==> 07-04 <==
==> flow/design.v (excerpt) <==
module ALU_STAGE (
  input clock_in,
  input [31:0] a_in,
  input [31:0] b_in,
  input [3:0] uop_in,
  output [31:0] result_out
);
reg [31:0] a_q;
reg [31:0] b_q;
reg [3:0] uop_q;
reg [31:0] result_q;
wire [31:0] alu_result;
ALU #(.DATA_WIDTH(32)) alu0 (
  .a_data_in(a_q),
  .b_data_in(b_q),
  .uop_in(uop_q),
  .result_out(alu_result)
);
always @(posedge clock_in) begin
  a_q <= a_in;
  b_q <= b_in;
  uop_q <= uop_in;
  result_q <= alu_result;
end
assign result_out = result_q;
endmodule
make LEC_CHECK=0 CAP_MARGIN=20 CORE_MARGIN=2 CORE_UTILIZATION=69 CTS_CLUSTER_DIAMETER=27 CTS_CLUSTER_SIZE=37 HOLD_SLACK_MARGIN=0.29 SLEW_MARGIN=20 finish   # period 3.12 ns
run.sh (not shown) runs the stock make flow with config.mk's settings and CLKGATE_MAP_FILE=.
==> 06-16: changes against 07-04 <==
- ABC_AREA: default -> 1
- CORE_ASPECT_RATIO: default -> 0.5
- CORE_UTILIZATION: 69 -> 72
- CTS_CLUSTER_DIAMETER: 27 -> 353
- CTS_CLUSTER_SIZE: 37 -> 100
- HOLD_SLACK_MARGIN: 0.29 -> default
- PLACE_DENSITY: default -> 0.38
==> flow/constraint.sdc (replaced) <==
create_clock -name core_clock -period 1.46 [get_ports {clock_in}]
set_input_delay 0.2920 -clock core_clock [delete_from_list [all_inputs] [get_ports {clock_in}]]
set_output_delay 0.2920 -clock core_clock [all_outputs]
set_load 0.01 [all_outputs]
==> summary of the runs <==
In 07-04 the synthesized cell count is lower than in 06-16, by 39%.
Area after synthesis: 06-16 is higher than 07-04 (about 17%).
07-04 completed, yet does not pass: negative setup slack. 06-16 ended with an error in detailed placement (3_5_place_dp).
Between 07-04 and 06-16, the lower die area is in 07-04 (gap about 11%, measured against 06-16).


==> try-indigo: inputs <==
==> flow/design.v <==
module ALU_STAGE (
  input clock_in,
  input [31:0] a_in,
  input [31:0] b_in,
  input [3:0] uop_in,
  output [31:0] result_out
);
reg [31:0] a_q;
reg [31:0] b_q;
reg [3:0] uop_q;
reg [31:0] result_q;
wire [31:0] alu_result;
ALU #(.DATA_WIDTH(32)) alu0 (
  .a_data_in(a_q),
  .b_data_in(b_q),
  .uop_in(uop_q),
  .result_out(alu_result)
);
always @(posedge clock_in) begin
  a_q <= a_in;
  b_q <= b_in;
  uop_q <= uop_in;
  result_q <= alu_result;
end
assign result_out = result_q;
endmodule

module ALU
  #(parameter DATA_WIDTH = 32)(
    input [DATA_WIDTH-1:0]  a_data_in,  
    input [DATA_WIDTH-1:0]  b_data_in,  
    input [3:0]             uop_in,
    output reg [DATA_WIDTH-1:0] result_out
);
always@(*) begin
  case(uop_in)
    4'b0000: result_out = a_data_in + b_data_in;
    4'b0001: result_out = a_data_in - b_data_in;
    4'b0010: result_out = a_data_in|b_data_in;
    4'b0011: result_out = a_data_in&b_data_in;
    4'b0100: result_out = a_data_in^b_data_in;
    4'b1000: result_out = a_data_in;
    4'b1001: result_out = b_data_in;
    4'b1010: result_out = ($signed(a_data_in)<$signed(b_data_in))?32'd1:32'd0;
    4'b1011: result_out = (a_data_in<b_data_in)?32'd1:32'd0;
    4'b1101: result_out = $signed(a_data_in) >>> b_data_in[4:0];
    4'b1110: result_out = a_data_in >> b_data_in[4:0];
    4'b1111: result_out = a_data_in << b_data_in[4:0];
    default: result_out = 32'h00000000;
  endcase
end
endmodule
==> flow/run.sh <==
#!/bin/bash
# the make line also repeats each setting of config.mk as NAME=value (left out here)
make -C /OpenROAD-flow-scripts/flow DESIGN_CONFIG=/design/flow/config.mk WORK_HOME=/design/flow/orfs CLKGATE_MAP_FILE= finish
==> flow/config.mk <==
export PLATFORM = sky130hd
export DESIGN_NAME = ALU_STAGE
export DESIGN_NICKNAME = ALU_STAGE
export VERILOG_FILES = /design/flow/design.v
export SDC_FILE = /design/flow/constraint.sdc
export NUM_CORES = 4
export LEC_CHECK = 0
export ABC_AREA = 1
export CAP_MARGIN = 20
export CORE_MARGIN = 2
export CORE_UTILIZATION = 72
export CTS_CLUSTER_DIAMETER = 353
export CTS_CLUSTER_SIZE = 100
export SLEW_MARGIN = 20
==> flow/constraint.sdc <==
create_clock -name core_clock -period 1.46 [get_ports {clock_in}]
set_input_delay 0.2920 -clock core_clock [delete_from_list [all_inputs] [get_ports {clock_in}]]
set_output_delay 0.2920 -clock core_clock [all_outputs]
set_load 0.01 [all_outputs]
==> try-lagoon: changes against try-indigo <==
Settings changed: CTS_CLUSTER_DIAMETER 353 to 374, PLACE_DENSITY_LB_ADDON from default to 0.0.
==> flow/constraint.sdc (replaced) <==
create_clock -name core_clock -period 2.68 [get_ports {clock_in}]
set_input_delay 0.5360 -clock core_clock [delete_from_list [all_inputs] [get_ports {clock_in}]]
set_output_delay 0.5360 -clock core_clock [all_outputs]
set_load 0.01 [all_outputs]
==> results <==
Result of the run: try-indigo stopped before the end; try-lagoon complete, but fails checks
Last stage reached: try-indigo detailed placement; try-lagoon -
Reasons for failing layout checks: try-indigo -; try-lagoon negative setup slack
Flip-flop cell with the highest count after synthesis: try-indigo sky130_fd_sc_hd__dfxtp_1; try-lagoon sky130_fd_sc_hd__dfxtp_1
Xor and xnor fraction of the mapped netlist area: try-indigo 0.2076%; try-lagoon 0.2076%
Combined area of all synthesized cells: try-indigo 12660 sq um; try-lagoon 12660 sq um
Post-synthesis simple-gate area fraction: try-indigo 50.32%; try-lagoon 50.32%
Post-synth mux share: try-indigo 0%; try-lagoon 0%
Chip height: try-indigo 136.6 um; try-lagoon 136.6 um
Mean area per synthesized cell: try-indigo 5.384 sq um; try-lagoon 5.384 sq um
Core outline area: try-indigo 17240 sq um; try-lagoon 17240 sq um
# rows: try-indigo 48; try-lagoon 48
Library cells used by synthesis: try-indigo 40; try-lagoon 40
Number of I/O port buffers: try-indigo 100; try-lagoon 100
Number of primary I/O pins: try-indigo 101; try-lagoon 101
Portion of the post-synthesis area used by sequential elements: try-indigo 15.81%; try-lagoon 15.81%
Init Core Util: try-indigo 73.44%; try-lagoon 73.44%
Final estimated routing congestion in global placement: try-indigo 1.194; try-lagoon 1.154
Share of the synthesized area in the top cell type: try-indigo 24.88%; try-lagoon 24.88%
Die span in x: try-indigo 136.6 um; try-lagoon 136.6 um
Gate count of the mapped netlist: try-indigo 2351; try-lagoon 2351
Yosys stat cell total: try-indigo 2351; try-lagoon 2351
Synthesized-area fraction occupied by adder cells: try-indigo 10.10%; try-lagoon 10.10%
Cell type contributing the most total cell area after synthesis: try-indigo sky130_fd_sc_hd__nand2_1; try-lagoon sky130_fd_sc_hd__nand2_1
Dominant cell by count in the synthesized netlist: try-indigo sky130_fd_sc_hd__nand2_1; try-lagoon sky130_fd_sc_hd__nand2_1
Flops out of synthesis: try-indigo 100; try-lagoon 100
Synthesized net count: try-indigo 2521; try-lagoon 2521
Count of library flops with an enable pin: try-indigo 0; try-lagoon 0


==> run a <==
RTL: the design.v shown in full above, as it stands there.
Settings: LEC_CHECK=0, CAP_MARGIN=20, CORE_MARGIN=2, CORE_UTILIZATION=68, SLEW_MARGIN=20; clock period 3.7 ns.
==> run b (differences from run a) <==
- CORE_UTILIZATION: 68 -> 40
==> run c (differences from run a) <==
- CELL_PAD_IN_SITES_GLOBAL_PLACEMENT: unset -> 2
- CORE_UTILIZATION: 68 -> 40
- CTS_CLUSTER_DIAMETER: unset -> 365
- CTS_CLUSTER_SIZE: unset -> 100
- PLACE_DENSITY_LB_ADDON: unset -> 0.1
- SETUP_SLACK_MARGIN: unset -> 0.76
- TNS_END_PERCENT: unset -> 5
==> flow/constraint.sdc (replaced) <==
create_clock -name core_clock -period 4.0 [get_ports {clock_in}]
set_input_delay 0.8000 -clock core_clock [delete_from_list [all_inputs] [get_ports {clock_in}]]
set_output_delay 0.8000 -clock core_clock [all_outputs]
set_load 0.01 [all_outputs]
==> run d (differences from run a) <==
- ABC_AREA: unset -> 0
- CAP_MARGIN: 20 -> 35
- CORE_UTILIZATION: 68 -> 61
- HOLD_SLACK_MARGIN: unset -> 0.29
- MIN_ROUTING_LAYER: unset -> met1
- SETUP_SLACK_MARGIN: unset -> -0.13
- TNS_END_PERCENT: unset -> 45
==> flow/constraint.sdc (replaced) <==
create_clock -name core_clock -period 2.14 [get_ports {clock_in}]
set_input_delay 0.4280 -clock core_clock [delete_from_list [all_inputs] [get_ports {clock_in}]]
set_output_delay 0.4280 -clock core_clock [all_outputs]
set_load 0.01 [all_outputs]
==> impl_table.tex <==
% Synthesis and place-and-route results
\begin{tabular}{lr}
\hline
Metric & Value \\
\hline
\multicolumn{2}{l}{\textbf{Run status}} \\
\quad Status & complete, no violations \\
\multicolumn{2}{l}{\textbf{Setup path}} \\
\quad Reg-to-reg critical path startpoint & a\_q[0] \\
\quad Critical path, cell by cell & ha\_1 -> fa\_1 -> a21o\_1 -> a221oi\_4 -> a21oi\_2 -> a311o\_1 -> a31oi\_4 -> o221ai\_2 -> o21ai\_2 -> o41ai\_1 -> a221o\_1 -> a211o\_1 \\
\multicolumn{2}{l}{\textbf{CTS}} \\
\quad Number of buffers on the longest clock path & 2 \\
\quad Root Buffer & clkbuf\_16 \\
\multicolumn{2}{l}{\textbf{GRT}} \\
\quad Most congested layer reported by global routing & met2 \\
\quad GR Util All Layers & 32.3\% \\
\multicolumn{2}{l}{\textbf{Pwr}} \\
\quad Internal power of the cells & between 0.002 and 0.0025 W \\
\multicolumn{2}{l}{\textbf{Detailed routing}} \\
\quad DRT Pass-1 Iters & 6 \\
\multicolumn{2}{l}{\textbf{Placement}} \\
\quad Number of cells after detailed placement & about 1800 \\
\multicolumn{2}{l}{\textbf{Die}} \\
\quad FP Core Util & 40.5\% \\
\multicolumn{2}{l}{\textbf{Final timing}} \\
\quad Final setup violating endpoints & 0 \\
\quad Worst setup slack after layout & 0.151 ns \\
\hline
\end{tabular}
-- figures above: run b

==> impl_table.tex <==
% Implementation results table
\begin{tabular}{lr}
\hline
Metric & Value \\
\hline
\multicolumn{2}{l}{\textbf{Synth}} \\
\quad Yosys stat cell total & $\sim$1400 \\
\quad Synth cell count leaders & nor2\_1, o21ai\_0, nand2\_1 \\
\quad Dominant kind of combinational cell & AND-OR/OR-AND gates \\
\quad Predominant post-synthesis flop cell & dfxtp\_1 \\
\multicolumn{2}{l}{\textbf{Die}} \\
\quad Die area & 0.0188 mm² \\
\quad FP Core Util & 62.5\% \\
\quad Die Height & 137 µm \\
\multicolumn{2}{l}{\textbf{Placement}} \\
\quad Worst slack after detailed placement & -1.19 ns \\
\quad Number of cells after detailed placement & 2080 \\
\quad Port buffer count & about 100 \\
\quad DPL Wire Length & 36.6 mm \\
\multicolumn{2}{l}{\textbf{Run status}} \\
\quad Status & aborted with a tool error \\
\quad Stopped at & 4\_1\_cts \\
\quad Error msg & [ERROR DPL-0033] detailed placement checks failed during check placement. \\
\hline
\end{tabular}
-- figures above: run d

==> impl_table.tex <==
% Synthesis and place-and-route results
\begin{tabular}{lr}
\hline
Metric & Value \\
\hline
\multicolumn{2}{l}{\textbf{Die}} \\
\quad FP Core Util & $\sim$70\% \\
\multicolumn{2}{l}{\textbf{Final timing}} \\
\quad Worst setup slack after layout & around 0.12 ns \\
\quad Final setup violating endpoints & 0 \\
\multicolumn{2}{l}{\textbf{Run status}} \\
\quad Status & complete, no violations \\
\multicolumn{2}{l}{\textbf{Pwr}} \\
\quad Internal power of the cells & $\sim$0.0024 W \\
\multicolumn{2}{l}{\textbf{CTS}} \\
\quad Number of buffers on the longest clock path & 2 \\
\multicolumn{2}{l}{\textbf{Setup path}} \\
\quad Critical path, cell by cell & ha\_1 -> fa\_1 -> a21o\_1 -> a221oi\_4 -> a21oi\_2 -> a311o\_1 -> a31oi\_4 -> o221ai\_2 -> o21ai\_2 -> o41ai\_1 -> a221o\_1 -> a211o\_1 \\
\multicolumn{2}{l}{\textbf{GRT}} \\
\quad Most congested layer reported by global routing & met2 \\
\multicolumn{2}{l}{\textbf{Detailed routing}} \\
\quad DRT Pass-1 Iters & 11 \\
\hline
\end{tabular}
-- figures above: run a

==> impl_table.tex <==
% Synthesis and place-and-route results
\begin{tabular}{lr}
\hline
Metric & Value \\
\hline
\multicolumn{2}{l}{\textbf{Final timing}} \\
\quad Worst setup slack after layout & 0.724 ns \\
\quad Final setup violating endpoints & 0 \\
\multicolumn{2}{l}{\textbf{Detailed routing}} \\
\quad DRT Pass-1 Iters & 5 \\
\multicolumn{2}{l}{\textbf{Setup path}} \\
\quad Reg-to-reg critical path startpoint & a\_q[7] \\
\quad Critical path, cell by cell & inv\_1 -> ha\_1 -> inv\_1 -> o221ai\_1 -> a221oi\_1 -> a211oi\_2 -> o21ai\_2 -> o31ai\_2 -> nand2b\_1 -> o21ai\_1 -> a221o\_1 -> a211o\_1 \\
\multicolumn{2}{l}{\textbf{Pwr}} \\
\quad Internal power of the cells & approximately 0.0022 W \\
\multicolumn{2}{l}{\textbf{Die}} \\
\quad FP Core Util & 40.5\% \\
\multicolumn{2}{l}{\textbf{Placement}} \\
\quad Number of cells after detailed placement & between 1500 and 2000 \\
\multicolumn{2}{l}{\textbf{CTS}} \\
\quad Root Buffer & clkbuf\_16 \\
\multicolumn{2}{l}{\textbf{Run status}} \\
\quad Status & complete, no violations \\
\hline
\end{tabular}
-- figures above: run c



==> inputs of 03-19 <==
Starts from the design.v that is shown in full above.
==> flow/config.mk <==
export PLATFORM = sky130hd
export DESIGN_NAME = ALU_STAGE
export DESIGN_NICKNAME = ALU_STAGE
export VERILOG_FILES = /design/flow/design.v
export SDC_FILE = /design/flow/constraint.sdc
export NUM_CORES = 4
export LEC_CHECK = 0
export CAP_MARGIN = 20
export CORE_MARGIN = 2
export CORE_UTILIZATION = 67
export CTS_CLUSTER_DIAMETER = 28
export SETUP_SLACK_MARGIN = 0.17
export SLEW_MARGIN = 20
==> flow/constraint.sdc <==
create_clock -name core_clock -period 3.16 [get_ports {clock_in}]
set_input_delay 0.6320 -clock core_clock [delete_from_list [all_inputs] [get_ports {clock_in}]]
set_output_delay 0.6320 -clock core_clock [all_outputs]
set_load 0.01 [all_outputs]
==> 01-11 (differences from 03-19) <==
- ABC_AREA: unset -> 1
- CORE_ASPECT_RATIO: unset -> 0.5
- CORE_UTILIZATION: 67 -> 72
- CTS_CLUSTER_DIAMETER: 28 -> 353
- CTS_CLUSTER_SIZE: unset -> 100
- PLACE_DENSITY: unset -> 0.89
- SETUP_SLACK_MARGIN: 0.17 -> 0.22
- TNS_END_PERCENT: unset -> 5
==> flow/constraint.sdc (replaced) <==
create_clock -name core_clock -period 1.46 [get_ports {clock_in}]
set_input_delay 0.2920 -clock core_clock [delete_from_list [all_inputs] [get_ports {clock_in}]]
set_output_delay 0.2920 -clock core_clock [all_outputs]
set_load 0.01 [all_outputs]
==> 09-15 (differences from 03-19) <==
- CORE_UTILIZATION: 67 -> 70
- CTS_CLUSTER_DIAMETER: 28 -> 27
- CTS_CLUSTER_SIZE: unset -> 37
- HOLD_SLACK_MARGIN: unset -> 0.29
- SETUP_SLACK_MARGIN: 0.17 -> 0.87
==> flow/constraint.sdc (replaced) <==
create_clock -name core_clock -period 3.12 [get_ports {clock_in}]
set_input_delay 0.6240 -clock core_clock [delete_from_list [all_inputs] [get_ports {clock_in}]]
set_output_delay 0.6240 -clock core_clock [all_outputs]
set_load 0.01 [all_outputs]
==> job_summary.md <==
### Metrics collected by this job

| Metric | Value |
|---|---|
| Max H-tree Level | `3` |
| Main logic family | `AND-OR/OR-AND gates` |
| Core area | `15100 um2` |
| Status | `did not finish` |
| GRT Util Overall | `80.2%` |
| Yosys aoi share | `30.2%` |
| Stage reached | `global routing (5_1_grt)` |
| Syn avg cell area | `7.59 um2` |
| Chip width | `128 um` |
| Tool error | `[ERROR GRT-0116] Global routing finished with congestion. Check the congestion regions in the DRC Viewer.` |
| Top cells by area | `dfxtp_1 (19%), ha_1 (11%), mux4_2 (9.0%)` |
That was 09-15.
==> job_summary.md <==
### Metrics collected by this job

| Metric | Value |
|---|---|
| Tool error | `[ERROR DPL-0033] detailed placement checks failed during check placement.` |
| Stage reached | `detailed placement (3_5_place_dp)` |
| Status | `did not finish` |
| Main logic family | `simple AND/OR/NAND/NOR gates` |
| Top cells by area | `nand2_1 (25%), dfxtp_1 (16%), nand3_1 (16%)` |
| Yosys top cell by area | `nand2_1` |
| Yosys aoi share | `9.92%` |
| Core area | `17300 um2` |
| Chip width | `192 um` |
| Syn avg cell area | `5.38 um2` |
| Fa+ha+maj area frac | `10.1%` |
That was 01-11.
==> job_summary.md <==
## Synthesis and layout report

| Metric | Value |
|---|---|
| Setup violators final | `6` |
| GRT Util Overall | `50.8%` |
| Yosys aoi share | `30.2%` |
| Status | `failed layout checks` |
| Syn avg cell area | `7.59 um2` |
| Core area | `15800 um2` |
| Fail Reasons | `setup timing` |
| Fin worst setup slack | `-0.115 ns` |
That was 03-19.
No activity file was given, so power comes from the tool's default toggle rates.
